==> v29: inputs <==
==> flow/design.v <==
module pwm #(
    parameter step = 10000
)(
    input logic clk, 
    input logic rst,
    input integer duty_cycle,  
    output logic pwm_out
);
    integer pwm_on;
    localparam integer scalar = step/100;
    int pwm_count;
    logic switch;
    always_ff @(posedge clk) begin
        if (rst) begin
            pwm_on <= 0;
            pwm_count <= 0;
            switch <= 0;
        end
        else begin
        pwm_on <= duty_cycle*scalar;
        if (duty_cycle >= 99 || duty_cycle <= 1) begin
            if (duty_cycle >= 99) begin
                switch <= 0;
            end
            if (duty_cycle <= 1) begin
                switch <= 1;
            end
        end
        else begin
            if (pwm_count > pwm_on - 1) begin
                switch <= 1;
                if (pwm_count > step - 1) begin
                    pwm_count <= 0;
                    switch <= 0;
                end
                else begin
                    pwm_count <= pwm_count + 1;
                end
            end
            else begin
                pwm_count <= pwm_count + 1;
            end
        end
        end
    end
    assign pwm_out = (switch) ? 1'b1 : 1'b0;
endmodule
module ramp #(
    parameter step = 2000000,  
    parameter [0:6] steps = 7'b0011100,  
    parameter int n_steps = $bits(steps)
)(
    input logic clk,
    input logic rst,
    output int pwm_value
);
    integer stage;  
    integer count;  
    integer pwm_count;  
    localparam integer substep = step / 100;
    function automatic integer rate(input integer i);
        integer next;
        integer current;
        begin
            if (i < n_steps - 1) next = steps[i + 1] ? 100 : 0;
            else next = steps[0] ? 100 : 0;
            current = steps[i] ? 100 : 0;
            rate = (next - current) / 100;
        end
    endfunction
    integer stage_rate;
    always_comb begin
        stage_rate = 0;
        for (int i = 0; i < n_steps; i++)
            if (stage == i) stage_rate = rate(i);
    end
    always_ff @(posedge clk) begin
        if (rst) begin
            stage <= 0;
            count <= 0;
            pwm_count <= 0;
            if (steps[0]) pwm_value <= 100;
            else pwm_value <= 0;
        end
        else begin
        pwm_count <= pwm_count + 1;
        if (pwm_count == substep - 1) begin
            pwm_value <= pwm_value + stage_rate;
            pwm_count <= 0;
        end
        count <= count + 1;  
        if (count == step) begin
            count <= 0;  
            if (stage < n_steps - 1) begin
                stage <= stage + 1;
            end 
            else begin
                stage <= 0;
                if (steps[0]) pwm_value <= 100;
                else pwm_value <= 0;
            end
        end
        end
    end
endmodule
module top(
    input logic clk,
    input logic rst,
    output logic    RGB_G,
    output logic    RGB_R,
    output logic    RGB_B
);
    logic red_out;
    integer red;
    logic green_out;
    integer green;
    logic blue_out;
    integer blue;
    ramp #(
        .steps (7'b1100011)
    )
    u1 (
        .clk (clk),
        .rst (rst),
        .pwm_value (red)
    );
    ramp #(
        .steps (7'b0111000)
    )
    u2 (
            .clk (clk),
            .rst (rst),
            .pwm_value (green)
        );
    ramp #(
        .steps (7'b0001110)
    )
    u3 (
        .clk (clk),
        .rst (rst),
        .pwm_value (blue)
    );
    pwm u4 (
        .clk (clk),
        .rst (rst),
        .duty_cycle (red),
        .pwm_out (red_out)
    );
    assign RGB_R = red_out;
    pwm u5 (
        .clk (clk),
        .rst (rst),
        .duty_cycle (green),
        .pwm_out (green_out)
    );
    assign RGB_G = green_out;
    pwm u6 (
        .clk (clk),
        .rst (rst),
        .duty_cycle (blue),
        .pwm_out (blue_out)
    );
    assign RGB_B = blue_out;
endmodule
==> flow/run.sh <==
#!/bin/bash
# the make line also repeats each setting of config.mk as NAME=value (left out here)
make -C /OpenROAD-flow-scripts/flow DESIGN_CONFIG=/design/flow/config.mk WORK_HOME=/design/flow/orfs CLKGATE_MAP_FILE= finish
==> flow/config.mk <==
export PLATFORM = sky130hd
export DESIGN_NAME = top
export DESIGN_NICKNAME = top
export VERILOG_FILES = /design/flow/design.v
export SDC_FILE = /design/flow/constraint.sdc
export NUM_CORES = 4
export LEC_CHECK = 0
export ABC_AREA = 0
export CAP_MARGIN = 20
export CORE_ASPECT_RATIO = 1.0
export CORE_MARGIN = 2
export CORE_UTILIZATION = 72
export CTS_CLUSTER_DIAMETER = 380
export CTS_CLUSTER_SIZE = 26
export PLACE_DENSITY_LB_ADDON = 0.02
export SETUP_SLACK_MARGIN = 1.23
export SLEW_MARGIN = 20
export TNS_END_PERCENT = 100
==> flow/constraint.sdc <==
create_clock -name core_clock -period 4.16 [get_ports {clk}]
set_input_delay 0.8320 -clock core_clock [delete_from_list [all_inputs] [get_ports {clk}]]
set_output_delay 0.8320 -clock core_clock [all_outputs]
set_load 0.01 [all_outputs]
==> v26: changes against v29 <==
- ABC_AREA: 0 -> 1
- CAP_MARGIN: 20 -> 5
- CELL_PAD_IN_SITES_DETAIL_PLACEMENT: default -> 1
- CORE_ASPECT_RATIO: 1.0 -> default
- CORE_UTILIZATION: 72 -> 40
- CTS_CLUSTER_DIAMETER: 380 -> default
- CTS_CLUSTER_SIZE: 26 -> default
- PLACE_DENSITY: default -> 0.42
- PLACE_DENSITY_LB_ADDON: 0.02 -> default
- SETUP_SLACK_MARGIN: 1.23 -> default
- SLEW_MARGIN: 20 -> 10
- TNS_END_PERCENT: 100 -> default
==> flow/constraint.sdc (replaced) <==
create_clock -name core_clock -period 10.0 [get_ports {clk}]
set_input_delay 2.0000 -clock core_clock [delete_from_list [all_inputs] [get_ports {clk}]]
set_output_delay 2.0000 -clock core_clock [all_outputs]
set_load 0.01 [all_outputs]
==> results.ini <==
[power]
vdd.ir_drop.worst_mv=0.128
pwr-share-comb=0.017
power-top-group=clock
fin_total_pwr_uw=5400

[floorplanning]
dieWidth_um=345
chipArea_um2=119000
die_h_um=345

[synth]
synth-compound-area-share=0.114
netlist-cell-type-count=59
synth_nets=7583

[critical_path]
cp_slowest_stage_delay_ps=500

[run_status]
status=no timing/DRC/antenna violations

[clock_tree]
post_cts_buffers=0

[global_route]
grt_use_met2=0.384

[drt]
first_pass_iters=7

Source of the figures above: v26

==> results.ini <==
[drt]
first_pass_iters=11

[sta]
setup_viol=36
worst_slack_ps=-224

[run_status]
status=finished with violations
violations=negative setup slack

[power]
fin_total_pwr_uw=8740
vdd.ir_drop.worst_mv=0.331
power-top-group=sequential cells

[clock_tree]
post_cts_buffers=71

[synth]
synth-compound-area-share=0.117

[floorplanning]
chipArea_um2=57000

[global_route]
grt_use_met2=0.522

Source of the figures above: v29

No activity file was given, so power comes from the tool's default toggle rates.
